==> flow/design.v <==
`timescale 1ns / 10ps
`timescale 1ns / 1ps
`timescale 1ns / 10ps
module pipelined_4stage(clk, rst, imem_addr, imem_data, aluout);
input clk;										
input rst;
output [9:0] imem_addr;			 
input [32-1:0] imem_data;	 
output [32-1:0] aluout;
wire [32-1:0]inst_addr;
wire [32-1:0] inst_out;
wire [32-1:0] inst_in;
assign imem_addr = inst_addr[9:0];
assign inst_out = imem_data;
datapath_mux DP(
	.clk(clk),
	.rst(rst),
	.inst(inst_out),
	.WB_aluout(aluout)
);
PC1 pc(
	.clk(clk),
	.rst(rst),
	.currPC(inst_addr),
	.nextPC(inst_addr)
);
IF_ID_stage IIS(
	.clk(clk),
	.rst(rst), 
	.instout(inst_out), 
	.instin(inst_in)
);
endmodule
`timescale 1ns / 10ps
`timescale 1ns / 1ps
module datapath_mux (
	clk,
	rst,
	inst,
	WB_aluout
);
input		  clk;
input		  rst;
input  [32-1:0] inst;
output  [32-1:0] WB_aluout;
wire [32-1:0] inst_out;
wire [2:0]	aluop_in;
wire [2:0]	aluop_out;
wire alusrc_in;
wire alusrc_out;
wire regDST;
wire wen;
wire [32-1:0] rdata1_in;
wire [32-1:0] rdata2_in;
wire [32-1:0] rdata1_out;
wire [32-1:0] rdata2_out;
wire [32-1:0] wdata_out;
wire [5-1:0] waddr_out;
wire [32-1:0] aluout;
wire [5-1:0] WB_muxout;
wire [32-1:0]rdata2_imm=alusrc_out ? {16'b0,inst_out[15:0]} : rdata2_out; 
wire [5-1:0]waddr_regDST=regDST ? inst[15:11] : inst[20:16]; 
control CO (
    .inst_cntrl(inst[31:26]),
    .wen_cntrl(wen),
    .alusrc_cntrl(alusrc_in),
    .regdst_cntrl(regDST),
    .aluop_cntrl(aluop_in)
);
regfile RFO (
    .clk(clk),
    .rst(rst),
    .wen(wen),
    .raddr1(inst[25:21]),
    .raddr2(inst[20:16]),
    .waddr(WB_muxout),
    .wdata(WB_aluout),
    .rdata1(rdata1_in),
    .rdata2(rdata2_in)
);
ID_EXE_stage IXS(
    .clk(clk),  
    .rst(rst), 
    .aluop_in(aluop_in), 
    .alusrc_in(alusrc_in), 
    .rdata1_in(rdata1_in), 
    .rdata2_in(rdata2_in),
    .inst_in(inst),
    .wregdst_in(waddr_regDST),
    .aluop_out(aluop_out),
    .alusrc_out(alusrc_out), 
    .rdata1_out(rdata1_out), 
    .rdata2_out(rdata2_out), 
    .inst_out(inst_out),
    .wregdst_out(waddr_out)
);
alu ALU0 (
    .a(rdata1_out),
    .b(rdata2_imm),
    .op(aluop_out),
    .out(aluout)
);
EXE_WBstage EWS(
	.clk(clk),
	.rst(rst),
	.aluin(aluout),
	.aluout(WB_aluout),
	.muxin(waddr_out),
	.muxout(WB_muxout)	
);
endmodule  
`timescale 1ns / 10ps
module PC1(clk,rst,nextPC,currPC);
		 input clk,rst;		 
		 input [32 - 1:0]nextPC;		  
		 output reg [32 - 1:0]currPC;
always @(posedge clk)
  begin
    if(rst)
      begin
	currPC <= 0;
      end
    else
      begin
        currPC <= nextPC + 1;
      end
  end
endmodule	
`timescale 1ns / 10ps
module IF_ID_stage (
	clk,  rst, instout, instin
);
input clk, rst;
input [32 - 1:0]instout;
output reg [32 - 1:0]instin;
always @(posedge clk)
  begin
    if(rst)
      begin
	instin <= 0;
      end
    else
      begin
        instin <= instout;
      end
  end
endmodule
`timescale 1ns / 10ps
module ID_EXE_stage (
	clk,  rst, aluop_in, alusrc_in, rdata1_in, rdata2_in, inst_in, wregdst_in,
	aluop_out, alusrc_out, rdata1_out, rdata2_out, inst_out, wregdst_out
);
input clk, rst, alusrc_in;
input [2:0] aluop_in;
input [32-1:0] rdata1_in;
input [32-1:0] rdata2_in;
input [32-1:0] inst_in;
input [5-1:0] wregdst_in;
output reg alusrc_out;
output reg[2:0] aluop_out;
output reg [32-1:0] rdata1_out;
output reg [32-1:0] rdata2_out;
output reg [32-1:0] inst_out;
output reg [5-1:0] wregdst_out;
always @(posedge clk)
  begin
    if(rst)
      begin
	aluop_out <= 0; 
	alusrc_out <= 0; 
	rdata1_out <= 0; 
	rdata2_out <= 0; 
	inst_out <= 0;
	wregdst_out <= 0;
      end
    else
      begin
        aluop_out <= aluop_in; 
	alusrc_out <= alusrc_in; 
	rdata1_out <= rdata1_in; 
	rdata2_out <= rdata2_in; 
	inst_out <= inst_in;
	wregdst_out <= wregdst_in;
      end
  end
endmodule
`timescale 1ns / 10ps
module EXE_WBstage (
	clk,  rst, aluin, aluout,
	muxin, muxout             
);
input clk, rst;
input [32-1:0]aluin;
input [5-1:0]muxin;
output reg[5-1:0]muxout;
output reg [32-1:0]aluout;
always @(posedge clk)
  begin
    if(rst)
      begin
	aluout <= 0;
	muxout <= 0;
      end
    else
      begin
        aluout <= aluin;
	muxout <= muxin;
      end
  end
endmodule
`timescale 1ns / 10ps
module alu(
   a,    
   b,    
   op,    
   out    
   );
   input [32-1:0] a, b;
   input [2:0] op;
   output reg [32-1:0] out;
always @(a or b or op )
begin
   case(op)
       6'b000000: out = a+b;
       6'b000001: out = a - b;
       6'b000010: out = a & b;
       6'b000011:  out = a^b;
       6'b000100: out = a<=b;
       6'b000101: out = a*b;
       6'b000110: out = a+b;
default: out = 0;  
   endcase
end
endmodule
`timescale 1ns / 10ps
module control(
  input [5:0] inst_cntrl, 
  output reg wen_cntrl,
  output reg alusrc_cntrl,
  output reg regdst_cntrl,
  output reg [2:0] aluop_cntrl
  );
  always@(inst_cntrl)
  begin
    case(inst_cntrl)
			6'b000000: begin
					wen_cntrl=1;
					alusrc_cntrl=0;
					regdst_cntrl=1;
					aluop_cntrl=inst_cntrl[2:0];
			end
        6'b000001: begin
                wen_cntrl=1;
					 alusrc_cntrl=0;
					 regdst_cntrl=1;
                aluop_cntrl=inst_cntrl[2:0];
        end
        6'b000010: begin
                wen_cntrl=1;
					 alusrc_cntrl=0;
					 regdst_cntrl=1;
                aluop_cntrl=inst_cntrl[2:0];
        end
        6'b000011: begin
                wen_cntrl=1;
					 alusrc_cntrl=0;
					 regdst_cntrl=1;
                aluop_cntrl=inst_cntrl[2:0];
        end
        6'b000100: begin
                wen_cntrl=1;
					 alusrc_cntrl=0;
					 regdst_cntrl=1;
                aluop_cntrl=inst_cntrl[2:0];
        end
        6'b000101: begin
                wen_cntrl=1;
					 alusrc_cntrl=0;
					 regdst_cntrl=1;
                aluop_cntrl=inst_cntrl[2:0];
			end
		6'b000110: begin
                wen_cntrl=1;
					 alusrc_cntrl=1;
					 regdst_cntrl=0;
                aluop_cntrl=inst_cntrl[2:0];
        end
		default: begin
				wen_cntrl=1; 
				alusrc_cntrl=0;
				regdst_cntrl=1;
				aluop_cntrl=inst_cntrl[2:0];
		end	
    endcase
  end
endmodule
`timescale 1ns / 10ps
`timescale 1ns / 1ps
module regfile (
	clk,
	rst,
	wen,
	raddr1, 
	raddr2, 
	waddr, 
	wdata, 
	rdata1,
	rdata2
	);
	input clk;
	input rst;
	input wen;
	input [5-1:0] raddr1; 
	input [5-1:0] raddr2; 
	input [5-1:0] waddr; 
	input [32-1:0] wdata; 
	output [32-1:0] rdata1;
	output [32-1:0] rdata2;
	reg [32-1:0] regdata [0:32-1];
integer i;
	always@(posedge clk)
		begin
			if(rst)
				begin
					for (i=0; i<32; i=i+1)
					regdata[i] <=0;
					regdata[8] <=5; 
					regdata[3] <=2;
				end
			else
				regdata[waddr] <= (wen == 1) ? wdata : regdata[waddr]; 
		end
	assign rdata1 = ((wen) && (waddr == raddr1)) ? wdata : regdata[raddr1]; 
	assign rdata2 = ((wen) && (waddr == raddr2)) ? wdata : regdata[raddr2];
endmodule 
==> flow/run.sh <==
#!/bin/bash
# the make line also repeats each setting of config.mk as NAME=value (left out here)
make -C /OpenROAD-flow-scripts/flow DESIGN_CONFIG=/design/flow/config.mk WORK_HOME=/design/flow/orfs CLKGATE_MAP_FILE= finish
==> flow/config.mk <==
export PLATFORM = sky130hd
export DESIGN_NAME = pipelined_4stage
export DESIGN_NICKNAME = pipelined_4stage
export VERILOG_FILES = /design/flow/design.v
export SDC_FILE = /design/flow/constraint.sdc
export NUM_CORES = 4
export LEC_CHECK = 0
export ABC_AREA = 1
export CAP_MARGIN = 20
export CORE_MARGIN = 2
export CORE_UTILIZATION = 72
export CTS_CLUSTER_DIAMETER = 54
export CTS_CLUSTER_SIZE = 49
export PLACE_DENSITY_LB_ADDON = 0.04
export SETUP_SLACK_MARGIN = 0.72
export SLEW_MARGIN = 20
==> flow/constraint.sdc <==
create_clock -name core_clock -period 2.66 [get_ports {clk}]
set_input_delay 0.5320 -clock core_clock [delete_from_list [all_inputs] [get_ports {clk}]]
set_output_delay 0.5320 -clock core_clock [all_outputs]
set_load 0.01 [all_outputs]
==> results of run 1 <==
[routing by layer]
| metal | overflow | track usage, % |
|---|---|---|
| met1 | 12 | 86.9 |
| met2 | 155 | 96.0 |
| met3 | 31 | 75.9 |
| met4 | 166 | 84.2 |
| met5 | 4 | 49.1 |
[per-stage QoR]
| stage | hold slack (ns) | instances | util, % |
|---|---|---|---|
| floorplan | 0.388 | 9461 | - |
| global placement | 0.398 | 11186 | 81.5 |
| detailed placement | 0.406 | 11186 | 81.5 |
| CTS | 0.248 | 11449 | 87.1 |
[timing repair]
action / in CTS
endpoints found under the setup margin: 1609
cloned: 9
buffers inserted: 60
pin swaps: 136
resized: 487
==> impl_metrics.tcl, run 1 <==
# yosys + openroad results
set metrics [dict create \
    ys_sh_xor_pct 0.268 \
    ys_area_um2 78400 \
    dpl_cell_area_um2 88300 \
    grt_remaining_overflow 368 \
    yosysTopAreaCellShare_pct 39.2 \
    yosys-top-cells-count "nor2_1 (2518), o21ai_0 (1421), edfxtp_1 (1024)" \
    cts.htree.levels 3 \
    dp_slack_ns -4.68 \
    synthFlopType "edfxtp_1" \
    muxShareOfSynthArea_pct 0 \
    numClockSinks 1160 \
    top_area_cell "edfxtp_1" \
    top_cells_by_area "edfxtp_1 (39%), nor2_1 (12%), fa_1 (10%)" \
    dieArea_um2 111000 \
    hold_buffers 0 \
    yosysCellCount 9461 \
    status "stopped before the end" \
    error "[ERROR GRT-0232] Routing congestion too high. Check the congestion heatmap in the GUI." \
    synth-simple-area-share_pct 18.5 \
    dieWidth_um 334 \
    clockBufferDepth 3 \
    haltStage "5_1_grt" \
    ys_ff 1160 \
    synth_nets 10093 \
    syn_inst 9461 \
    fp_util_pct 72.3 \
    dp_hpwl_um 230000 \
    aoi_share_pct 17.2 \
    ys_warn_count 7 \
    rows 121 \
    numPortBuffers 75 \
    die_y_um 334 \
    place_congestion 1.14 \
    synth_area_um2 78400 \
    fp.coreArea_um2 108000 \
    synthDistinctLibCells 60 \
    top_cell "nor2_1" \
    async_reset_ff_share_pct 0 \
    pin_count 76 \
    synth-edff-count 1024 \
    top_logic_kind "simple AND/OR/NAND/NOR gates" \
    ys_seq_share_pct 42.7 \
    grt_use_total_pct 85.6 \
    synth.avg_cell_area_um2 8.28 \
    numCtsBuffers 103 \
    synthAdderAreaFrac_pct 13.5 \
    clock-root-buffer "clkbuf_16" \
]
==> run 2, diff against run 1 <==
Settings changed: ABC_AREA 1 to default, CORE_UTILIZATION 72 to 14, CTS_CLUSTER_DIAMETER 54 to default, CTS_CLUSTER_SIZE 49 to default, PLACE_DENSITY_LB_ADDON 0.04 to default, SETUP_SLACK_MARGIN 0.72 to default.
Clock period 2.66 ns to 11.9 ns, I/O delays scaled along.
==> run 2 against run 1 <==
Compared with the run above: the run now finishes clean; synthesized cell count decreased by 36%; die area increased to 4.9 times the previous value; synthesized area down 2.9%.
==> impl_metrics.tcl, run 2 <==
# flow metrics
set metrics [dict create \
    synthFlopType "edfxtp_1" \
    grt_pass1_vias 52470 \
    dieWidth_um 741 \
    setup_violations 0 \
    dp_cells 12978 \
    numCtsBuffers 114 \
    nNetsFinal 6519 \
    whs_path_depth 1 \
    top_area_cell "edfxtp_1" \
    max_freq_ghz 0.113 \
    p_clk_share_pct 32.1 \
    switchingPower_mw 3.75 \
    dp_slack_ns 3.27 \
    reg2reg_to "DP.EWS.aluout[24]$_SDFF_PP0_" \
    status "finished clean" \
    ys_sh_xor_pct 1.58 \
    ys_ff 1160 \
    yosys-top-cells-count "nor2_1 (1210), edfxtp_1 (1024), mux4_2 (641)" \
    vias 52445 \
    powerSeq_mw 4.78 \
    first_pass_iters 8 \
    required_ns 12.52 \
    drc 0 \
    min_to "DP.EWS.muxout[0]$_SDFF_PP0_" \
    grt_max_degree 140 \
    fin_crit_ns 8.86 \
    power_frac_seq_pct 41.5 \
    worstMarginPinSlew_ns 1.14 \
    crit_top_cell "fa_1" \
    post-cts-setup-buffer-count 0 \
    finalSetupTns_ns 0 \
    grt_remaining_overflow 0 \
    drt_iter0_markers 7092 \
    finalClockSkew_ns 0.0696 \
    async_reset_ff_share_pct 0 \
    cts_tree "built" \
    ys_warn_count 7 \
    die_y_um 741 \
    maxSlewViolCount 0 \
    r2r_start "DP.IXS.alusrc_out$_SDFF_PP0_" \
    fp_util_pct 14.1 \
    antenna_found_initial 16 \
    critPathLaunchType "register" \
    fin_crit_sh_pct 74.5 \
    place_congestion 0.896 \
    grt_pass1_wl_um 391000 \
    path_depth 25 \
    worst_slack_ns 3.04 \
    synth_nets 6664 \
    dpl_cell_area_um2 85500 \
    n_fill_cell 59383 \
    slew_headroom_pct 23.8 \
    worstHoldStart "DP.IXS.wregdst_out[0]$_SDFF_PP0_" \
    routed_wl_um 276000 \
    cts_resized 0 \
    crit_path_end "DP.EWS.aluout[24]$_SDFF_PP0_" \
    internal_power_mw 7.76 \
    end_kind "register" \
    top_cells_by_area "edfxtp_1 (40%), mux4_2 (19%), fa_1 (11%)" \
    clock-root-buffer "clkbuf_16" \
    drv_cap 0 \
    synth.avg_cell_area_um2 12.6 \
    numPortBuffers 75 \
    fin_cells 13220 \
    path_delay_family "adder cells" \
    logic_area_um2 39200 \
    seq_area_um2 33500 \
    power_density_nw_per_um2 129 \
    pg_clk_mw 3.69 \
    dp_hpwl_um 172000 \
    dieArea_um2 549000 \
    rsz0062_at_grt "no" \
    cellLeakagePower_nw 30.5 \
    synth-simple-area-share_pct 11.7 \
    numClockSinks 1160 \
    clockBufferDepth 3 \
    reg2reg_slack_ns 3.04 \
    fp.coreArea_um2 541000 \
    clkLatencyLatePin_ns 0.77 \
    cts.htree.levels 3 \
    p_comb_share_pct 26.4 \
    top_logic_kind "multiplexers" \
    yosysTopAreaCellShare_pct 40.4 \
    timing.critical_path.buf_inv 4 \
    critPathMaxFanout 38 \
    peakVddDrop_mv 0.149 \
    clkTransAtPathRegs_ns 0.06 \
    pg_comb_mw 3.03 \
    holdWs_ns 0.444 \
    slowest_delay_ns 0.64 \
    ys_area_um2 76100 \
    area.growth.synth_to_final_pct 17.4 \
    synthAdderAreaFrac_pct 13.9 \
    yosysCellCount 6032 \
    crit_start "DP.IXS.alusrc_out$_SDFF_PP0_" \
    avgRoutedWirePerCell_um 20.9 \
    synth_area_um2 76100 \
    p_sw_share_pct 32.6 \
    syn_inst 6032 \
    aoi_share_pct 3.72 \
    muxShareOfSynthArea_pct 20.3 \
    top_cell "nor2_1" \
    rows 270 \
    ys_seq_share_pct 44.0 \
    maxPowerGroup "sequential cells" \
    hold_buffers 0 \
    stdcell_area_um2 89300 \
    hold_path_class "register to register" \
    warning_count 57 \
    cp_slowest_cell "nor4bb_1" \
    hold_viol_final 0 \
    grt_use_total_pct 9.71 \
    cp.arrival_ns 9.48 \
    ant_nets 0 \
    pin_count 76 \
    synth-edff-count 1024 \
    synthDistinctLibCells 89 \
    via_per_inst 3.97 \
    critPathKind "register to register" \
    ff2ff_path_depth 25 \
]
run 2: metal layers:
| metal | share of wire, % | GRT usage [%] |
|---|---|---|
| met2 | 45 | 15.2 |
| met5 | 0.043 | 0 |
| met3 | 13 | 2.95 |
| met4 | 4.7 | 3.81 |
| met1 | 37 | 12.5 |
run 2: cell type report:
type                       count  share of cell area, %
multi-input combinational   3917                   43.9
inverter                     454                   1.91
sequential                  1160                   37.5
timing repair buffer         240                   2.35
clock inverter                68                  0.789
antenna                       26                 0.0728
tap                         7208                   10.1
clock buffer                 147                   3.38
run 2: through the flow:
stage	power (mW)	util, %
4_1_cts	11.5	16.5
3_5_place_dp	7.84	15.8
3_3_place_gp	7.82	15.8
5_1_grt	11.9	16.5
6_report	11.5	16.5
2_1_floorplan	6.74	-
==> run 3, diff against run 2 <==
Settings changed: CORE_UTILIZATION 14 to 72.
Clock period 11.9 ns to 6.64 ns, I/O delays scaled along.
==> run 3 against run 2 <==
Compared with the run above: now fails the layout checks on setup timing; register-to-register slack got worse by 3.9 ns; final cell count decreased by 42%; design area shrank 4.4%; flip-flop count is the same; critical path depth up 5; power is 90% higher; via count up 9.7%; clock power increased by 83%; critical path type unchanged.
==> impl_metrics.tcl, run 3 <==
# flow metrics
set metrics [dict create \
    top_area_cell "edfxtp_1" \
    dieArea_um2 108000 \
    cp.arrival_ns 8.12 \
    p_clk_share_pct 30.9 \
    synthDistinctLibCells 89 \
    whs_path_depth 1 \
    r2r_start "DP.IXS.alusrc_out$_SDFF_PP0_" \
    yosysCellCount 6032 \
    numClockSinks 1160 \
    fin_crit_ns 7.51 \
    synth_nets 6664 \
    critPathLaunchType "register" \
    timing.critical_path.buf_inv 10 \
    holdWs_ns 0.459 \
    worstMarginPinSlew_ns 1.20 \
    ys_warn_count 7 \
    reg2reg_slack_ns -0.87 \
    grt_remaining_overflow 0 \
    aoi_share_pct 3.72 \
    top_cell "nor2_1" \
    numCtsBuffers 114 \
    powerSeq_mw 8.60 \
    pin_count 76 \
    slew_headroom_pct 19.8 \
    ys_seq_share_pct 44.0 \
    synth.avg_cell_area_um2 12.6 \
    crit_start "DP.IXS.alusrc_out$_SDFF_PP0_" \
    critPathMaxFanout 6 \
    fin_crit_sh_pct 113 \
    antenna_found_initial 18 \
    slowest_delay_ns 0.56 \
    synth-edff-count 1024 \
    power_frac_seq_pct 39.4 \
    switchingPower_mw 7.18 \
    power_density_nw_per_um2 256 \
    area.growth.synth_to_final_pct 12.2 \
    worstHoldStart "DP.IXS.wregdst_out[2]$_SDFF_PP0_" \
    setup_violations 19 \
    drv_cap 0 \
    async_reset_ff_share_pct 0 \
    fp_util_pct 72.4 \
    min_to "DP.EWS.muxout[2]$_SDFF_PP0_" \
    muxShareOfSynthArea_pct 20.3 \
    required_ns 7.25 \
    drc 0 \
    dp_slack_ns -0.944 \
    worst_slack_ns -0.867 \
    via_per_inst 7.52 \
    reg2reg_to "DP.EWS.aluout[30]$_SDFF_PP0_" \
    clockBufferDepth 3 \
    grt_pass1_wl_um 399000 \
    top_cells_by_area "edfxtp_1 (40%), mux4_2 (19%), fa_1 (11%)" \
    max_freq_ghz 0.133 \
    critPathKind "register to register" \
    synthFlopType "edfxtp_1" \
    top_logic_kind "multiplexers" \
    clkTransAtPathRegs_ns 0.07 \
    finalClockSkew_ns 0.0892 \
    path_depth 30 \
    pg_clk_mw 6.74 \
    maxPowerGroup "sequential cells" \
    p_comb_share_pct 29.7 \
    synthAdderAreaFrac_pct 13.9 \
    place_congestion 1.01 \
    synth_area_um2 76100 \
    p_sw_share_pct 32.9 \
    first_pass_iters 10 \
    crit_path_end "DP.EWS.aluout[30]$_SDFF_PP0_" \
    synth-simple-area-share_pct 11.7 \
    maxSlewViolCount 0 \
    clkLatencyLatePin_ns 0.78 \
    end_kind "register" \
    rsz0062_at_grt "yes" \
    nNetsFinal 6786 \
    ant_nets 0 \
    routed_wl_um 277000 \
    dp_hpwl_um 167000 \
    rows 119 \
    drt_iter0_markers 10190 \
    clock-root-buffer "clkbuf_16" \
    peakVddDrop_mv 0.264 \
    ys_ff 1160 \
    cellLeakagePower_nw 32.1 \
    syn_inst 6032 \
    ys_sh_xor_pct 1.58 \
    cp_slowest_cell "fa_1" \
    die_y_um 329 \
    warning_count 58 \
    fp.coreArea_um2 105000 \
    grt_pass1_vias 60383 \
    so_faults "setup timing" \
    grt_max_degree 120 \
    yosysTopAreaCellShare_pct 40.4 \
    status "failed layout checks" \
    ff2ff_path_depth 30 \
    dieWidth_um 329 \
    cts_tree "built" \
    internal_power_mw 14.7 \
    pg_comb_mw 6.49 \
    numPortBuffers 75 \
    n_fill_cell 5234 \
    cts.htree.levels 3 \
    avgRoutedWirePerCell_um 36.3 \
    ys_area_um2 76100 \
    hold_viol_final 0 \
    hold_path_class "register to register" \
    vias 57511 \
    yosys-top-cells-count "nor2_1 (1210), edfxtp_1 (1024), mux4_2 (641)" \
    path_delay_family "adder cells" \
    grt_use_total_pct 51.9 \
]
run 3: layout make-up:
| cell class | instances | area (um^2) | area share [%] |
|---|---|---|---|
| Antenna cell | 4 | 10.0 | 0.0117 |
| Clock buffer | 144 | 3040 | 3.56 |
| Clock inverter | 71 | 702 | 0.822 |
| Inverter | 454 | 1720 | 2.01 |
| Multi-Input combinational cell | 3917 | 40100 | 47.0 |
| Sequential cell | 1160 | 33500 | 39.2 |
| Tap cell | 1391 | 1740 | 2.04 |
| Timing Repair Buffer | 506 | 4550 | 5.33 |
| Timing Repair inverter | 1 | 7.51 | 0.00879 |
run 3: metrics by stage:
stage	util [%]	total power [mW]	setup TNS [ns]	cell area, um^2	cells
CTS	80.8	21.4	-10.54	85000	7634
global route	81.2	22.3	-16.83	85300	7644
global placement	76.6	14.4	-11.24	80500	7398
finish	81.2	21.8	-13.52	85400	7648
detailed placement	76.6	14.6	-13.84	80500	7399
floorplan	-	12.2	-5.85	76300	6032
run 3: metal layers:
layer  GRT usage [%]  share of wire, %  vias up
li1                -                 -    21633
met1            60.7                29    27443
met2            78.0                44     6238
met3            21.2                17     2161
met4            37.8                10       36
met5          0.0435             0.077        -
run 3: repair_timing:
action	CTS	global route
hold buffers	0	0
resized	134	61
pin swaps	84	43
setup endpoints to repair	19	22
setup buffers	28	12
gates cloned	1	0
==> run 4, diff against run 3 <==
Settings changed: CORE_UTILIZATION 72 to 45.
Clock period 6.64 ns to 4.33 ns, I/O delays scaled along.
==> run 4 against run 3 <==
Compared with the run above: via count is 8.1% lower; synthesized area stayed put; synthesized cell count stayed put; largest cell class unchanged; global-route usage is 22 points lower; still fails the layout checks on setup timing; non-clock buffer count is 196 higher.
==> impl_metrics.tcl, run 4 <==
# flow metrics
set metrics [dict create \
    status "failed layout checks" \
    so_faults "setup timing" \
    async_reset_ff_share_pct 0 \
    critPathMaxFanout 13 \
    rows 150 \
    hold_viol_final 0 \
    required_ns 5.00 \
    top_cell "nor2_1" \
    peakVddDrop_mv 0.365 \
    top_logic_kind "multiplexers" \
    hold_buffers 0 \
    drv_cap 0 \
    max_freq_ghz 0.131 \
    path_depth 26 \
    worstMarginPinSlew_ns 1.14 \
    path_delay_family "adder cells" \
    p_comb_share_pct 30.9 \
    first_pass_iters 6 \
    antenna_found_initial 4 \
    ant_nets 0 \
    critPathLaunchType "register" \
    syn_inst 6032 \
    cp.arrival_ns 8.32 \
    cts.htree.levels 3 \
    numPortBuffers 75 \
    r2r_start "DP.IXS.alusrc_out$_SDFF_PP0_" \
    area.growth.synth_to_final_pct 17.1 \
    aoi_share_pct 3.72 \
    routed_wl_um 261000 \
    yosysTopAreaCellShare_pct 40.4 \
    ys_area_um2 76100 \
    synthDistinctLibCells 89 \
    reg2reg_to "DP.EWS.aluout[29]$_SDFF_PP0_" \
    synthAdderAreaFrac_pct 13.9 \
    powerSeq_mw 13.1 \
    dp_hpwl_um 181000 \
    vias 52830 \
    via_per_inst 6.11 \
    warning_count 48 \
    ys_ff 1160 \
    drc 0 \
    p_sw_share_pct 31.6 \
    top_cells_by_area "edfxtp_1 (40%), mux4_2 (19%), fa_1 (11%)" \
    grt_pass1_vias 54432 \
    yosys-top-cells-count "nor2_1 (1210), edfxtp_1 (1024), mux4_2 (641)" \
    rsz0062_at_grt "yes" \
    grt_pass1_wl_um 380000 \
    slowest_delay_ns 0.56 \
    clock-root-buffer "clkbuf_16" \
    maxPowerGroup "sequential cells" \
    fin_crit_ns 7.65 \
    crit_start "DP.IXS.alusrc_out$_SDFF_PP0_" \
    numClockSinks 1160 \
    crit_top_cell "fa_1" \
    cts_tree "built" \
    cp_slowest_cell "fa_1" \
    clkLatencyLatePin_ns 0.75 \
    grt_max_degree 81 \
    synth.avg_cell_area_um2 12.6 \
    dpl_cell_area_um2 84000 \
    synth-edff-count 1024 \
    crit_path_end "DP.EWS.aluout[29]$_SDFF_PP0_" \
    cellLeakagePower_nw 33.4 \
    clkTransAtPathRegs_ns 0.07 \
    finalSetupTns_ns -69.13 \
    antenna_cells 0 \
    ff2ff_path_depth 26 \
    end_kind "register" \
    dieArea_um2 172000 \
    synth_area_um2 76100 \
    internal_power_mw 23.1 \
    place_congestion 0.987 \
    grt_remaining_overflow 0 \
    grt_use_total_pct 30.3 \
    power_density_nw_per_um2 380 \
    hold_path_class "register to register" \
    whs_path_depth 1 \
    top_area_cell "edfxtp_1" \
    dieWidth_um 415 \
    synth-simple-area-share_pct 11.7 \
    slew_headroom_pct 23.4 \
    muxShareOfSynthArea_pct 20.3 \
    fp.coreArea_um2 168000 \
    finalClockSkew_ns 0.0204 \
    stdcell_area_um2 89100 \
    synthFlopType "edfxtp_1" \
    worstHoldStart "DP.IXS.wregdst_out[3]$_SDFF_PP0_" \
    min_to "DP.EWS.muxout[3]$_SDFF_PP0_" \
    avgRoutedWirePerCell_um 30.1 \
    pg_clk_mw 10.3 \
    fin_crit_sh_pct 177 \
    fp_util_pct 45.4 \
    power_frac_seq_pct 38.6 \
    setup_violations 28 \
    utilization_pct 53.2 \
    switchingPower_mw 10.7 \
    maxSlewViolCount 0 \
    holdWs_ns 0.451 \
    drt_iter0_markers 6329 \
    p_clk_share_pct 30.5 \
    yosysCellCount 6032 \
    clockBufferDepth 3 \
    timing.critical_path.buf_inv 8 \
    dp_cells 8399 \
    reg2reg_slack_ns -3.32 \
    synth_nets 6664 \
    ys_sh_xor_pct 1.58 \
    die_y_um 415 \
    pg_comb_mw 10.5 \
    fin_cells 8652 \
    ys_seq_share_pct 44.0 \
    worst_slack_ns -3.32 \
    ys_warn_count 7 \
    nNetsFinal 6983 \
    numCtsBuffers 115 \
    critPathKind "register to register" \
    pin_count 76 \
]
-- run 4: layer usage --
layer | part of all wire, % | track usage (%)
met1 | 37 | 39.1
met2 | 50 | 51.1
met3 | 8.8 | 4.96
met4 | 4.3 | 12.3
met5 | 0.013 | 0
-- run 4: per-stage QoR --
stage	setup WS (ns)	power, mW
after floorplan	-3.03	18.7
after global placement	-3.23	22.9
after detailed placement	-3.23	22.9
after CTS	-3.18	33.4
after global routing	-3.52	35.0
final	-3.32	33.8
-- run 4: area by class of cell --
cell class | instances | area (um^2)
clock buffers | 138 | 3030
repair buffers | 702 | 6920
inverters | 454 | 1710
flip-flops and latches | 1160 | 33500
clock inverters | 76 | 748
fillers | 14036 | 78500
well taps | 2204 | 2760
multi-input cells | 3918 | 40500
-- run 4: what timing repair did --
action,in CTS,in global routing
cloned,0,2
endpoints found under the setup margin,28,29
pin swaps,46,74
setup buffers,20,23
gates resized,68,143
==> run 5, diff against run 4 <==
Settings changed: CORE_UTILIZATION 45 to 70, CTS_CLUSTER_SIZE from default to 51, PLACE_DENSITY_LB_ADDON from default to 0.0, SETUP_SLACK_MARGIN from default to 1.37.
Clock period 4.33 ns to 5.43 ns, I/O delays scaled along.
==> run 5 against run 4 <==
Compared with the run above: synthesized area unchanged; via count increased by 8.8%; sequential share of layout area grew 1.3 points; critical path type unchanged; the layout still fails its checks (setup timing); clock power down about 20%; utilization is 27 points higher; critical path depth increased by 2; global-route usage is 20 points higher; clock skew grew 0.084 ns.
==> impl_metrics.tcl, run 5 <==
# flow metrics
set metrics [dict create \
    timing.critical_path.buf_inv 7 \
    synth-simple-area-share_pct 11.7 \
    dpl_cell_area_um2 81100 \
    worst_slack_ns -1.98 \
    numPortBuffers 75 \
    syn_inst 6032 \
    fp_util_pct 70.8 \
    dieWidth_um 334 \
    end_kind "register" \
    synth-edff-count 1024 \
    synth_area_um2 76100 \
    status "failed layout checks" \
    hold_path_class "register to register" \
    top_usage_layer "met2" \
    synthAdderAreaFrac_pct 13.9 \
    die_y_um 334 \
    via_per_inst 7.47 \
    synthFlopType "edfxtp_1" \
    power_frac_seq_pct 38.8 \
    grt_pass1_wl_um 401000 \
    met1_usage_pct 58.9 \
    slowest_delay_ns 0.60 \
    yosysTopAreaCellShare_pct 40.4 \
    avgRoutedWirePerCell_um 36.1 \
    first_pass_iters 14 \
    top_logic_kind "multiplexers" \
    nNetsFinal 6826 \
    path_delay_family "adder cells" \
    p_clk_share_pct 31.8 \
    finalSetupTns_ns -36.44 \
    maxPowerGroup "sequential cells" \
    grt_remaining_overflow 0 \
    power_density_nw_per_um2 315 \
    yosysCellCount 6032 \
    dp_slack_ns -2.04 \
    aoi_share_pct 3.72 \
    cellLeakagePower_nw 32.4 \
    switchingPower_mw 8.86 \
    synthDistinctLibCells 89 \
    cts_tree "built" \
    yosys-top-cells-count "nor2_1 (1210), edfxtp_1 (1024), mux4_2 (641)" \
    rows 120 \
    so_faults "setup timing" \
    grt_use_total_pct 50.4 \
    numClockSinks 1160 \
    warning_count 51 \
    p_comb_share_pct 29.4 \
    pg_clk_mw 8.62 \
    critPathKind "register to register" \
    hold_viol_final 0 \
    worstHoldStart "DP.IXS.wregdst_out[2]$_SDFF_PP0_" \
    ys_warn_count 7 \
    pg_comb_mw 7.96 \
    slew_headroom_pct 11.7 \
    pin_count 76 \
    synth.avg_cell_area_um2 12.6 \
    internal_power_mw 18.2 \
    fin_crit_ns 7.41 \
    worstMarginPinSlew_ns 1.32 \
    setup_violations 24 \
    grtUsageMet3_pct 19.4 \
    r2r_start "DP.IXS.alusrc_out$_SDFF_PP0_" \
    drc 0 \
    reg2reg_slack_ns -1.98 \
    finalClockSkew_ns 0.104 \
    clock-root-buffer "clkbuf_16" \
    cts.htree.levels 3 \
    clkLatencyLatePin_ns 0.81 \
    whs_path_depth 1 \
    dp_hpwl_um 170000 \
    drv_cap 0 \
    grt_max_degree 131 \
    top_area_cell "edfxtp_1" \
    max_freq_ghz 0.135 \
    hold_buffers 0 \
    cp.arrival_ns 8.00 \
    muxShareOfSynthArea_pct 20.3 \
    utilization_pct 80.1 \
    rsz0062_at_grt "yes" \
    routed_wl_um 278000 \
    ys_area_um2 76100 \
    antenna_found_initial 14 \
    ys_ff 1160 \
    synth_nets 6664 \
    powerSeq_mw 10.5 \
    required_ns 6.01 \
    vias 57494 \
    ys_seq_share_pct 44.0 \
    ys_sh_xor_pct 1.58 \
    numCtsBuffers 116 \
    async_reset_ff_share_pct 0 \
    maxSlewViolCount 0 \
    crit_path_end "DP.EWS.aluout[27]$_SDFF_PP0_" \
    clockBufferDepth 3 \
    place_congestion 0.982 \
    critPathLaunchType "register" \
    reg2reg_to "DP.EWS.aluout[27]$_SDFF_PP0_" \
    grt_pass1_vias 60456 \
    p_sw_share_pct 32.7 \
    area.growth.synth_to_final_pct 13.2 \
    min_to "DP.EWS.muxout[2]$_SDFF_PP0_" \
    top_cell "nor2_1" \
    fp.coreArea_um2 108000 \
    crit_top_cell "fa_1" \
    grtUsageMet2_pct 77.4 \
    top_cells_by_area "edfxtp_1 (40%), mux4_2 (19%), fa_1 (11%)" \
    critPathMaxFanout 6 \
    clkTransAtPathRegs_ns 0.06 \
    ff2ff_path_depth 28 \
    path_depth 28 \
    stdcell_area_um2 86100 \
    drt_iter0_markers 9732 \
    ant_nets 0 \
    fin_crit_sh_pct 137 \
    cp_slowest_cell "fa_1" \
    crit_start "DP.IXS.alusrc_out$_SDFF_PP0_" \
    peakVddDrop_mv 0.517 \
    dieArea_um2 111000 \
]
-- run 5: area by class of cell --
class / count / area [um^2]
diodes: 1 / 2.50
clock buffers: 139 / 3080
clock inverters: 80 / 857
fillers: 5547 / 21400
inverters: 454 / 1710
multi-input cells: 3917 / 40200
flip-flops and latches: 1160 / 33500
well taps: 1403 / 1760
repair buffers: 545 / 5000
-- run 5: metrics by stage --
stage               hold WS [ns]  total power, mW  instances
floorplan                  0.414             14.9       6032
global placement           0.423             17.7       7448
detailed placement         0.426             17.9       7448
CTS                        0.452             26.5       7677
global route               0.453             27.7       7698
finish                     0.460             27.1       7699
-- run 5: timing repair --
action / 4_1_cts / 5_1_grt
pin swaps: 36 / 83
gates resized: 77 / 84
setup buffers: 10 / 19
gates cloned: 0 / 1
setup endpoints to repair: 29 / 29
-- run 5: metal layers --
metal / vias to the layer above / wire, um / part of all wire (%)
met5: - / 299 / 0.11
met4: 26 / 26800 / 9.7
met3: 1975 / 45400 / 16
met2: 6010 / 125000 / 45
met1: 27764 / 80100 / 29
li1: 21719 / - / -
==> run 6, diff against run 5 <==
Settings changed: CORE_UTILIZATION 70 to 63, CTS_CLUSTER_SIZE 51 to default, PLACE_DENSITY_LB_ADDON 0.0 to default, SETUP_SLACK_MARGIN 1.37 to default.
Clock period 5.43 ns to 6.54 ns, I/O delays scaled along.
==> run 6 against run 5 <==
Compared with the run above: the layout still fails its checks (setup timing); register-to-register slack gained 0.99 ns; global-route usage shrank 8.7 points; clock power is 23% lower; flip-flop count unchanged; synthesized cell count unchanged.
==> impl_metrics.tcl, run 6 <==
# flow metrics
set metrics [dict create \
    status "failed layout checks" \
    so_faults "setup timing" \
    rsz0062_at_grt "yes" \
    wl_met1_um 84300 \
    yosys-top-cells-count "nor2_1 (1210), edfxtp_1 (1024), mux4_2 (641)" \
    numCtsBuffers 118 \
    logic_area_um2 40100 \
    cts.htree.levels 3 \
    synthAdderAreaFrac_pct 13.9 \
    met2RoutedLength_um 122000 \
    async_reset_ff_share_pct 0 \
    routed.top_layer "met5" \
    grt_use_total_pct 41.8 \
    grt_remaining_overflow 0 \
    numClockSinks 1160 \
    clock-root-buffer "clkbuf_16" \
    dieWidth_um 352 \
    worst_slack_ns -0.994 \
    synthFlopType "edfxtp_1" \
    clkTransAtPathRegs_ns 0.07 \
    synth-simple-area-share_pct 11.7 \
    antenna_found_initial 9 \
    internal_power_mw 14.8 \
    avgRoutedWirePerCell_um 32.3 \
    cts_tree "built" \
    critPathLaunchType "register" \
    cp_slowest_cell "fa_1" \
    dp_slack_ns -0.939 \
    critPathKind "register to register" \
    top_cell "nor2_1" \
    ys_warn_count 7 \
    muxShareOfSynthArea_pct 20.3 \
    hold_buffers 0 \
    ys_area_um2 76100 \
    grt_max_degree 112 \
    cellLeakagePower_nw 32.1 \
    power_frac_seq_pct 39.9 \
    top_cells_by_area "edfxtp_1 (40%), mux4_2 (19%), fa_1 (11%)" \
    clkLatencyLatePin_ns 0.78 \
    yosysCellCount 6032 \
    dp_hpwl_um 164000 \
    top_area_cell "edfxtp_1" \
    worstMarginPinSlew_ns 1.25 \
    dieArea_um2 124000 \
    pg_clk_mw 6.66 \
    peakVddDrop_mv 0.258 \
    end_kind "register" \
    path_delay_family "adder cells" \
    fp.coreArea_um2 120000 \
    synth_area_um2 76100 \
    n_fill_cell 8206 \
    numPortBuffers 75 \
    grt_pass1_wl_um 365000 \
    ys_seq_share_pct 44.0 \
    holdWs_ns 0.456 \
    fin_crit_ns 7.53 \
    r2r_start "DP.IXS.alusrc_out$_SDFF_PP0_" \
    setup_violations 20 \
    die_y_um 352 \
    synth_nets 6664 \
    routed_wl_um 254000 \
    slew_headroom_pct 16.4 \
    area.growth.synth_to_final_pct 12.6 \
    hold_path_class "register to register" \
    fin_crit_sh_pct 115 \
    vias 53296 \
    whs_path_depth 1 \
    synth-edff-count 1024 \
    critPathMaxFanout 6 \
    place_congestion 1.01 \
    worstHoldStart "DP.IXS.wregdst_out[4]$_SDFF_PP0_" \
    p_sw_share_pct 31.8 \
    warning_count 53 \
    switchingPower_mw 6.92 \
    syn_inst 6032 \
    first_pass_iters 6 \
    power_density_nw_per_um2 254 \
    fp_util_pct 63.5 \
    maxPowerGroup "sequential cells" \
    crit_path_end "DP.EWS.aluout[27]$_SDFF_PP0_" \
    ff2ff_path_depth 27 \
    drt_iter0_markers 7042 \
    max_freq_ghz 0.133 \
    top_logic_kind "multiplexers" \
    yosysTopAreaCellShare_pct 40.4 \
    maxSlewViolCount 0 \
    dr_wl_met3_um 32500 \
    powerSeq_mw 8.68 \
    reg2reg_to "DP.EWS.aluout[27]$_SDFF_PP0_" \
    drv_cap 0 \
    ys_sh_xor_pct 1.58 \
    grt_pass1_vias 54540 \
    ys_ff 1160 \
    hold_viol_final 0 \
    drc 0 \
    timing.critical_path.buf_inv 6 \
    required_ns 7.09 \
    pin_count 76 \
    rows 127 \
    crit_top_cell "fa_1" \
    clockBufferDepth 3 \
    via_per_inst 6.77 \
    p_comb_share_pct 29.4 \
    cp.arrival_ns 8.08 \
    synthDistinctLibCells 89 \
    synth.avg_cell_area_um2 12.6 \
    reg2reg_slack_ns -0.99 \
    pg_comb_mw 6.40 \
    nNetsFinal 6789 \
    ant_nets 0 \
    crit_start "DP.IXS.alusrc_out$_SDFF_PP0_" \
    aoi_share_pct 3.72 \
    p_clk_share_pct 30.6 \
    slowest_delay_ns 0.63 \
    finalClockSkew_ns 0.0802 \
    seq_area_um2 33500 \
    path_depth 27 \
    min_to "DP.EWS.muxout[4]$_SDFF_PP0_" \
]
-- run 6: metrics by stage --
step                area (um^2)  setup TNS (ns)  power [mW]  util, %  instances
finish                    85700          -13.96        21.7     71.5       7871
global placement          81000          -11.73        14.7     67.6       7626
floorplan                 76400           -7.30        12.4        -       6032
global route              85700          -17.98        22.4     71.5       7869
CTS                       85000          -13.54        21.3     70.9       7850
detailed placement        81000          -12.72        14.7     67.6       7626
-- run 6: area by class of cell --
class / count / area share [%]
Sequential cell: 1160 / 39.1
Timing Repair Buffer: 506 / 5.42
Tap cell: 1612 / 2.35
Antenna cell: 3 / 0.00876
Inverter: 454 / 2.00
Multi-Input combinational cell: 3917 / 46.8
Clock buffer: 163 / 3.78
Clock inverter: 56 / 0.604
-- run 6: routing by layer --
layer	up-vias	GRT usage (%)
li1	21638	-
met1	26929	53.6
met2	3888	67.0
met3	837	9.66
met4	4	22.1
met5	-	0
-- run 6: what timing repair did --
| item | CTS | global route |
|---|---|---|
| gates resized | 33 | 121 |
| setup endpoints to repair | 20 | 22 |
| buffers inserted | 5 | 23 |
| pin swaps | 6 | 83 |
| gates cloned | 0 | 2 |
==> run 7, diff against run 6 <==
Settings changed: CORE_UTILIZATION 63 to 40, SETUP_SLACK_MARGIN from default to 0.07.
Clock period 6.54 ns to 7.79 ns, I/O delays scaled along.
==> run 7 against run 6 <==
Compared with the run above: now clean on timing, DRC and antenna; die area rose by 57%; clock skew down 0.054 ns; routed wire length rose by 3.3%; count of clock-buffer cells in the layout decreased by 17; via count decreased by 3.0%; highest routed layer unchanged; flip-flop count unchanged; power decreased by 17%.
==> impl_metrics.tcl, run 7 <==
# flow metrics
set metrics [dict create \
    status "finished clean" \
    path_delay_family "adder cells" \
    crit_top_cell "fa_1" \
    cellLeakagePower_nw 31.3 \
    end_kind "register" \
    synth-simple-area-share_pct 11.7 \
    dp_hpwl_um 171000 \
    place_congestion 0.971 \
    critPathLaunchType "register" \
    aoi_share_pct 3.72 \
    clkLatencyLatePin_ns 0.77 \
    utilization_pct 44.8 \
    p_clk_share_pct 32.1 \
    cts.htree.levels 3 \
    crit_path_end "DP.EWS.aluout[31]$_SDFF_PP0_" \
    path_depth 25 \
    numPortBuffers 75 \
    power_density_nw_per_um2 213 \
    slowest_delay_ns 0.57 \
    async_reset_ff_share_pct 0 \
    p_comb_share_pct 27.5 \
    drc 0 \
    numCtsBuffers 116 \
    min_to "DP.EWS.muxout[3]$_SDFF_PP0_" \
    ff2ff_path_depth 25 \
    cp_slowest_cell "fa_1" \
    synthAdderAreaFrac_pct 13.9 \
    grt_pass1_vias 53692 \
    synthDistinctLibCells 89 \
    clock-root-buffer "clkbuf_16" \
    synth_nets 6664 \
    vias 51706 \
    critPathKind "register to register" \
    ys_warn_count 7 \
    holdWs_ns 0.447 \
    drv_cap 0 \
    numClockSinks 1160 \
    top_cells_by_area "edfxtp_1 (40%), mux4_2 (19%), fa_1 (11%)" \
    ant_nets 0 \
    top_area_cell "edfxtp_1" \
    synth-edff-count 1024 \
    max_freq_ghz 0.132 \
    avgRoutedWirePerCell_um 30.5 \
    peakVddDrop_mv 0.260 \
    reg2reg_to "DP.EWS.aluout[31]$_SDFF_PP0_" \
    r2r_start "DP.IXS.alusrc_out$_SDFF_PP0_" \
    yosysCellCount 6032 \
    dieArea_um2 194000 \
    hold_buffers 0 \
    top_logic_kind "multiplexers" \
    ys_sh_xor_pct 1.58 \
    power_mw 18.1 \
    fp.coreArea_um2 190000 \
    worstHoldStart "DP.IXS.wregdst_out[3]$_SDFF_PP0_" \
    yosys-top-cells-count "nor2_1 (1210), edfxtp_1 (1024), mux4_2 (641)" \
    first_pass_iters 7 \
    cts_tree "built" \
    pin_count 76 \
    p_sw_share_pct 31.8 \
    antenna_found_initial 7 \
    synth_area_um2 76100 \
    fin_crit_ns 7.58 \
    maxPowerGroup "sequential cells" \
    switchingPower_mw 5.76 \
    yosysTopAreaCellShare_pct 40.4 \
    fp_util_pct 40.1 \
    area.growth.synth_to_final_pct 11.6 \
    routed_wl_um 263000 \
    finalClockSkew_ns 0.0265 \
    stdcell_area_um2 84900 \
    rows 160 \
    powerSeq_mw 7.32 \
    grt_pass1_wl_um 378000 \
    synthFlopType "edfxtp_1" \
    worstMarginPinSlew_ns 1.18 \
    internal_power_mw 12.4 \
    fin_crit_sh_pct 97.3 \
    pg_clk_mw 5.82 \
    grt_max_degree 119 \
    reg2reg_slack_ns 0.21 \
    pg_comb_mw 4.97 \
    power_frac_seq_pct 40.4 \
    ys_seq_share_pct 44.0 \
    muxShareOfSynthArea_pct 20.3 \
    clockBufferDepth 3 \
    ys_area_um2 76100 \
    nNetsFinal 6639 \
    top_cell "nor2_1" \
    slew_headroom_pct 20.8 \
    hold_viol_final 0 \
    critPathMaxFanout 16 \
    required_ns 8.39 \
    hold_path_class "register to register" \
    via_per_inst 6.00 \
    timing.critical_path.buf_inv 5 \
    dieWidth_um 440 \
    die_y_um 440 \
    dpl_cell_area_um2 80700 \
    syn_inst 6032 \
    synth.avg_cell_area_um2 12.6 \
    drt_iter0_markers 6175 \
    crit_start "DP.IXS.alusrc_out$_SDFF_PP0_" \
    setup_violations 0 \
    ys_ff 1160 \
    clkTransAtPathRegs_ns 0.07 \
    finalSetupTns_ns 0 \
    cp.arrival_ns 8.18 \
    warning_count 49 \
    grt_remaining_overflow 0 \
    rsz0062_at_grt "yes" \
    grt_use_total_pct 27.2 \
    maxSlewViolCount 0 \
    whs_path_depth 1 \
]
-- run 7: timing repair --
item                       CTS  global route
setup buffers                0            13
setup endpoints to repair   10            14
pin swaps                    0            27
cloned                       0             1
gates resized                6            64
-- run 7: stage by stage --
stage	setup WS (ns)	cells
after floorplan	0.0752	6032
after global placement	-0.00993	8386
after detailed placement	-0.175	8386
after CTS	0.0820	8601
after global routing	-0.0219	8619
final	0.207	8620
-- run 7: cell type report --
cell class	count	area, um^2
clock buffers	146	3110
inverters	454	1720
clock inverters	69	754
flip-flops and latches	1160	33500
multi-input cells	3918	39500
well taps	2511	3140
repair buffers	357	3200
diodes	5	12.5
fillers	17123	105000
-- run 7: per-layer routing --
layer	wire [um]	track usage [%]	up-vias
met2	128000	45.2	2925
met4	14600	13.2	10
met3	24800	5.10	650
li1	-	-	21359
met1	95600	34.2	26762
met5	75	0	-
==> run 8, diff against run 7 <==
Settings changed: ABC_AREA from default to 0, CELL_PAD_IN_SITES_DETAIL_PLACEMENT from default to 0, CORE_ASPECT_RATIO from default to 0.79, CORE_UTILIZATION 40 to 46, GPL_ROUTABILITY_DRIVEN from default to 1, GPL_TIMING_DRIVEN from default to 1, MAX_ROUTING_LAYER from default to met4, SETUP_SLACK_MARGIN 0.07 to default, SLEW_MARGIN 20 to 30, TNS_END_PERCENT from default to 100.
Clock period 7.79 ns to 4.85 ns, I/O delays scaled along.
==> run 8 against run 7 <==
Compared with the run above: the layout now fails its checks (setup timing); clock skew increased by 0.0084 ns; non-clock buffer count increased by 272; final cell count decreased by 0.32%; count of clock-buffer cells in the layout increased by 5; synthesized area unchanged; die area decreased by 13%; global-route usage increased by 6.6 points; maximum frequency increased by 1.2%; power increased by 68%; first-iteration DRC count increased by 20%; via count increased by 3.5%; clock power increased by about 60%.
==> impl_metrics.tcl, run 8 <==
# flow metrics
set metrics [dict create \
    status "failed layout checks" \
    so_faults "setup timing" \
    critPathKind "register to register" \
    finalSetupTns_ns -52.32 \
    slowest_delay_ns 0.58 \
    powerSeq_mw 11.7 \
    top_cell "nor2_1" \
    cts_tree "built" \
    peakVddDrop_mv 0.302 \
    numPortBuffers 75 \
    cp_slowest_cell "fa_1" \
    hold_viol_final 0 \
    via_per_inst 6.23 \
    yosysTopAreaCellShare_pct 40.4 \
    muxShareOfSynthArea_pct 20.3 \
    pin_count 76 \
    min_to "DP.EWS.muxout[2]$_SDFF_PP0_" \
    ff2ff_path_depth 26 \
    p_comb_share_pct 30.8 \
    finalClockSkew_ns 0.0349 \
    critPathMaxFanout 8 \
    critPathLaunchType "register" \
    ys_warn_count 7 \
    synthDistinctLibCells 89 \
    ys_area_um2 76100 \
    drc 0 \
    reg2reg_slack_ns -2.64 \
    clkLatencyLatePin_ns 0.77 \
    avgRoutedWirePerCell_um 31.8 \
    slew_headroom_pct 25.6 \
    async_reset_ff_share_pct 0 \
    internal_power_mw 20.6 \
    warning_count 49 \
    cellLeakagePower_nw 33.0 \
    synthAdderAreaFrac_pct 13.9 \
    grt_pass1_vias 54019 \
    path_depth 26 \
    r2r_start "DP.IXS.alusrc_out$_SDFF_PP0_" \
    yosysCellCount 6032 \
    required_ns 5.48 \
    numCtsBuffers 116 \
    setup_violations 25 \
    clock-root-buffer "clkbuf_16" \
    worstHoldStart "DP.IXS.wregdst_out[2]$_SDFF_PP0_" \
    fin_crit_sh_pct 154 \
    top_area_cell "edfxtp_1" \
    routed_wl_um 273000 \
    power_mw 30.4 \
    synth.avg_cell_area_um2 12.6 \
    fp_util_pct 46.4 \
    ys_sh_xor_pct 1.58 \
    cp.arrival_ns 8.12 \
    grt_remaining_overflow 0 \
    dieWidth_um 462 \
    clkTransAtPathRegs_ns 0.07 \
    synth_area_um2 76100 \
    place_congestion 0.983 \
    antenna_found_initial 9 \
    max_freq_ghz 0.134 \
    utilization_pct 54.0 \
    top_logic_kind "multiplexers" \
    yosys-top-cells-count "nor2_1 (1210), edfxtp_1 (1024), mux4_2 (641)" \
    synth_nets 6664 \
    crit_start "DP.IXS.alusrc_out$_SDFF_PP0_" \
    grt_max_degree 103 \
    ys_seq_share_pct 44.0 \
    switchingPower_mw 9.77 \
    top_cells_by_area "edfxtp_1 (40%), mux4_2 (19%), fa_1 (11%)" \
    pg_clk_mw 9.32 \
    rsz0062_at_grt "yes" \
    hold_path_class "register to register" \
    drt_iter0_markers 7417 \
    numClockSinks 1160 \
    power_frac_seq_pct 38.5 \
    area.growth.synth_to_final_pct 16.4 \
    dp_cells 8335 \
    n_fill_cell 13901 \
    synthFlopType "edfxtp_1" \
    crit_top_cell "fa_1" \
    worst_slack_ns -2.64 \
    end_kind "register" \
    synth-simple-area-share_pct 11.7 \
    maxSlewViolCount 0 \
    grt_pass1_wl_um 393000 \
    crit_path_end "DP.EWS.aluout[29]$_SDFF_PP0_" \
    nNetsFinal 6911 \
    synth-edff-count 1024 \
    vias 53506 \
    path_delay_family "adder cells" \
    whs_path_depth 1 \
    timing.critical_path.buf_inv 8 \
    grt_use_total_pct 33.7 \
    drv_cap 0 \
    dp_hpwl_um 185000 \
    first_pass_iters 6 \
    aoi_share_pct 3.72 \
    fin_cells 8592 \
    p_sw_share_pct 32.1 \
    worstMarginPinSlew_ns 1.11 \
    maxPowerGroup "sequential cells" \
    rows 132 \
    power_density_nw_per_um2 343 \
    syn_inst 6032 \
    pg_comb_mw 9.37 \
    reg2reg_to "DP.EWS.aluout[29]$_SDFF_PP0_" \
    ys_ff 1160 \
    die_y_um 365 \
    p_clk_share_pct 30.7 \
    fp.coreArea_um2 164000 \
    ant_nets 0 \
    fin_crit_ns 7.49 \
    clockBufferDepth 3 \
    dieArea_um2 169000 \
    cts.htree.levels 3 \
]
[run 8: layout make-up]
| class | count | area (um^2) | area share (%) |
|---|---|---|---|
| sequential | 1160 | 33500 | 37.8 |
| timing repair inverter | 1 | 7.51 | 0.00848 |
| clock inverter | 65 | 708 | 0.800 |
| tap | 2211 | 2770 | 3.12 |
| timing repair buffer | 629 | 6210 | 7.01 |
| clock buffer | 151 | 3140 | 3.54 |
| inverter | 454 | 1720 | 1.95 |
| multi-input combinational | 3917 | 40500 | 45.8 |
| antenna | 4 | 10.0 | 0.0113 |
[run 8: stage by stage]
step	cell area, um^2	setup WS (ns)	hold WS [ns]
floorplan	76400	-2.51	0.414
global placement	83100	-2.67	0.416
detailed placement	83100	-2.79	0.433
CTS	88000	-2.55	0.454
global route	88600	-2.82	0.459
finish	88600	-2.64	0.453
[run 8: timing repair]
item                       4_1_cts  5_1_grt
pin swaps                       68      129
gates cloned                     2        1
buffers inserted                24       20
resized                        171      113
hold buffers                     0        0
setup endpoints to repair       26       26
[run 8: metal layers]
metal | GRT usage [%] | part of all wire [%] | vias to the layer above
met4 | 9.99 | 3.6 | 0
met3 | 7.55 | 12 | 480
met1 | 48.8 | 41 | 27782
met5 | - | 0 | -
li1 | - | - | 21916
met2 | 47.8 | 43 | 3328
==> run 9, diff against run 8 <==
Settings changed: ABC_AREA 0 to default, CELL_PAD_IN_SITES_DETAIL_PLACEMENT 0 to default, CORE_ASPECT_RATIO 0.79 to 0.64, CORE_UTILIZATION 46 to 58, GPL_ROUTABILITY_DRIVEN 1 to default, GPL_TIMING_DRIVEN 1 to 0, MAX_ROUTING_LAYER met4 to met5, MIN_ROUTING_LAYER from default to met2, PLACE_DENSITY_LB_ADDON from default to 0.23, SLEW_MARGIN 30 to 5, TNS_END_PERCENT 100 to default.
Clock period 4.85 ns to 8.0 ns, I/O delays scaled along.
==> run 9 against run 8 <==
Compared with the run above: the run now fails in 5_1_grt; die area decreased by 20%; synthesized cell count unchanged; synthesized area unchanged.
==> impl_metrics.tcl, run 9 <==
# yosys + openroad results
set metrics [dict create \
    dpl_cell_area_um2 80400 \
    synth_nets 6664 \
    error "[ERROR GRT-0116] Global routing finished with congestion. Check the congestion regions in the DRC Viewer." \
    dp_slack_ns -3.22 \
    grt_remaining_overflow 5692 \
    synth.avg_cell_area_um2 12.6 \
    hold_buffers 0 \
    die_y_um 294 \
    top_cell "nor2_1" \
    ys_seq_share_pct 44.0 \
    synthDistinctLibCells 89 \
    status "stopped before the end" \
    synth-edff-count 1024 \
    synthAdderAreaFrac_pct 13.9 \
    yosysCellCount 6032 \
    fp_util_pct 58.4 \
    ys_ff 1160 \
    dieArea_um2 134000 \
    yosys-top-cells-count "nor2_1 (1210), edfxtp_1 (1024), mux4_2 (641)" \
    top_logic_kind "multiplexers" \
    fp.coreArea_um2 130000 \
    numCtsBuffers 102 \
    aoi_share_pct 3.72 \
    grt_use_total_pct 93.7 \
    rows 106 \
    top_cells_by_area "edfxtp_1 (40%), mux4_2 (19%), fa_1 (11%)" \
    ys_warn_count 7 \
    yosysTopAreaCellShare_pct 40.4 \
    ys_sh_xor_pct 1.58 \
    clock-root-buffer "clkbuf_16" \
    haltStage "5_1_grt" \
    async_reset_ff_share_pct 0 \
    syn_inst 6032 \
    synthFlopType "edfxtp_1" \
    muxShareOfSynthArea_pct 20.3 \
    dieWidth_um 457 \
    clockBufferDepth 3 \
    cts.htree.levels 3 \
    dp_hpwl_um 265000 \
    numClockSinks 1160 \
    pin_count 76 \
    place_congestion 1.28 \
    synth-simple-area-share_pct 11.7 \
    ys_area_um2 76100 \
    synth_area_um2 76100 \
    top_area_cell "edfxtp_1" \
    numPortBuffers 69 \
]
[run 9: stage by stage]
| step | setup TNS [ns] | util (%) | power (mW) | cells | hold WS, ns |
|---|---|---|---|---|---|
| after floorplan | 0 | - | 10.0 | 6032 | 0.414 |
| after global placement | -49.04 | 60.6 | 12.2 | 7829 | 0.422 |
| after detailed placement | -42.18 | 61.7 | 12.3 | 7912 | 0.448 |
| after CTS | -1.57 | 65.6 | 17.9 | 8164 | 0.463 |
[run 9: repair_timing]
action,CTS
gates cloned,2
buffers inserted,60
gates resized,290
setup endpoints to repair,21
pin swaps,83
[run 9: metal layers]
| layer | GRT overflow | global-route usage (%) |
|---|---|---|
| met5 | 504 | 99.9 |
| met4 | 194 | 66.0 |
| met3 | 4725 | 115 |
| met2 | 269 | 88.9 |
| met1 | - | - |
==> run 10, diff against run 9 <==
Settings changed: ABC_AREA from default to 0, CELL_PAD_IN_SITES_DETAIL_PLACEMENT from default to 0, CORE_ASPECT_RATIO 0.64 to 0.79, CORE_UTILIZATION 58 to 70, CTS_CLUSTER_SIZE from default to 14, GPL_ROUTABILITY_DRIVEN from default to 1, GPL_TIMING_DRIVEN 0 to 1, MAX_ROUTING_LAYER met5 to met4, MIN_ROUTING_LAYER met2 to default, PLACE_DENSITY_LB_ADDON 0.23 to 0.03, SETUP_SLACK_MARGIN from default to 0.97, SLEW_MARGIN 5 to 30, TNS_END_PERCENT from default to 100.
Clock period 8.0 ns to 6.2 ns, I/O delays scaled along.
==> run 10 against run 9 <==
Compared with the run above: the layout now fails its checks (setup timing); synthesized cell count stayed put; synthesized area stayed put; die area is 17% lower.
==> impl_metrics.tcl, run 10 <==
# flow metrics
set metrics [dict create \
    crit_top_cell "fa_1" \
    yosys-top-cells-count "nor2_1 (1210), edfxtp_1 (1024), mux4_2 (641)" \
    pg_comb_mw 6.94 \
    area.growth.synth_to_final_pct 12.4 \
    power_density_nw_per_um2 273 \
    top_cell "nor2_1" \
    antenna_found_initial 17 \
    drv_cap 0 \
    synthDistinctLibCells 89 \
    internal_power_mw 15.6 \
    power_mw 23.4 \
    pg_clk_mw 7.21 \
    synth-edff-count 1024 \
    yosysCellCount 6032 \
    utilization_pct 79.3 \
    crit_path_end "DP.EWS.aluout[29]$_SDFF_PP0_" \
    critPathLaunchType "register" \
    clock-root-buffer "clkbuf_16" \
    dp_hpwl_um 182000 \
    warning_count 57 \
    die_y_um 297 \
    grt_pass1_wl_um 413000 \
    hold_path_class "register to register" \
    slew_headroom_pct 18.5 \
    ys_seq_share_pct 44.0 \
    ff2ff_path_depth 24 \
    dieArea_um2 111000 \
    maxPowerGroup "sequential cells" \
    timing.critical_path.buf_inv 6 \
    top_logic_kind "multiplexers" \
    p_comb_share_pct 29.7 \
    cp_slowest_cell "fa_1" \
    max_freq_ghz 0.135 \
    crit_path_cell_trace "buf_12, buf_4, mux2_4, buf_12, and2_1, fa_1, fa_1, inv_1, fa_1, fa_1, inv_1, fa_1, fa_2, fa_1, fa_1, ha_1, nand2_1, nor2_2, inv_1, a211oi_4, o32ai_4, xnor2_1, a222oi_1, a31oi_1" \
    worst_slack_ns -1.23 \
    cp.arrival_ns 8.01 \
    peakVddDrop_mv 0.305 \
    setup_violations 22 \
    status "failed layout checks" \
    end_kind "register" \
    finalClockSkew_ns 0.0708 \
    hold_viol_final 0 \
    numClockSinks 1160 \
    dp_slack_ns -1.30 \
    place_congestion 1.02 \
    fin_crit_sh_pct 120 \
    muxShareOfSynthArea_pct 20.3 \
    reg2reg_slack_ns -1.23 \
    nNetsFinal 6772 \
    top_cells_by_area "edfxtp_1 (40%), mux4_2 (19%), fa_1 (11%)" \
    finalSetupTns_ns -19.51 \
    numPortBuffers 75 \
    whs_path_depth 1 \
    routed_wl_um 291000 \
    avgRoutedWirePerCell_um 38.0 \
    r2r_start "DP.IXS.alusrc_out$_SDFF_PP0_" \
    fp_util_pct 70.6 \
    holdWs_ns 0.454 \
    path_depth 24 \
    switchingPower_mw 7.82 \
    ant_nets 0 \
    path_delay_family "adder cells" \
    rsz0062_at_grt "yes" \
    critPathMaxFanout 13 \
    powerSeq_mw 9.22 \
    critPathKind "register to register" \
    slowest_delay_ns 0.59 \
    worstMarginPinSlew_ns 1.22 \
    ys_area_um2 76100 \
    grt_pass1_vias 59431 \
    crit_start "DP.IXS.alusrc_out$_SDFF_PP0_" \
    grt_max_degree 125 \
    reg2reg_to "DP.EWS.aluout[29]$_SDFF_PP0_" \
    drt_iter0_markers 11566 \
    p_sw_share_pct 33.5 \
    grt_remaining_overflow 0 \
    dieWidth_um 375 \
    fin_crit_ns 7.43 \
    clockBufferDepth 3 \
    numCtsBuffers 112 \
    pin_count 76 \
    grt_use_total_pct 54.4 \
    clkTransAtPathRegs_ns 0.06 \
    cellLeakagePower_nw 32.1 \
    maxSlewViolCount 0 \
    clkLatencyLatePin_ns 0.80 \
    vias 58355 \
    synth.avg_cell_area_um2 12.6 \
    rows 107 \
    synthFlopType "edfxtp_1" \
    yosysTopAreaCellShare_pct 40.4 \
    ys_ff 1160 \
    fp.coreArea_um2 108000 \
    worstHoldStart "DP.IXS.wregdst_out[4]$_SDFF_PP0_" \
    synth_area_um2 76100 \
    via_per_inst 7.60 \
    synthAdderAreaFrac_pct 13.9 \
    so_faults "setup timing" \
    ys_warn_count 7 \
    min_to "DP.EWS.muxout[4]$_SDFF_PP0_" \
    drc 0 \
    async_reset_ff_share_pct 0 \
    syn_inst 6032 \
    power_frac_seq_pct 39.4 \
    aoi_share_pct 3.72 \
    cts.htree.levels 3 \
    first_pass_iters 10 \
    top_area_cell "edfxtp_1" \
    ys_sh_xor_pct 1.58 \
    p_clk_share_pct 30.9 \
    synth-simple-area-share_pct 11.7 \
    required_ns 6.78 \
    synth_nets 6664 \
    cts_tree "built" \
]
==> run 10: stage by stage <==
step | instances | cell area (um^2)
after floorplan | 6032 | 76400
after global placement | 7425 | 80700
after detailed placement | 7426 | 80800
after CTS | 7643 | 85100
after global routing | 7671 | 85500
final | 7676 | 85500
==> run 10: timing repair <==
item,in CTS,in global routing
setup buffers,9,8
resized,112,50
hold buffers,0,0
pin swaps,59,47
setup endpoints to repair,26,26
==> run 10: final cells by class <==
class	count	area, um^2
tap	1417	1770
timing repair buffer	495	4520
antenna	25	62.6
clock buffer	151	3000
inverter	454	1710
sequential	1160	33500
fill	5857	22300
multi-input combinational	3917	40300
clock inverter	57	617
==> run 10: per-layer routing <==
metal  part of all wire, %  GRT usage [%]  wire length (um)
met1                    32           70.0             92700
met2                    41           71.6            119000
met3                    19           24.4             56000
met4                   8.2           31.5             23900
met5                     0              -                 0
Power is estimated from default activity; no workload was simulated.
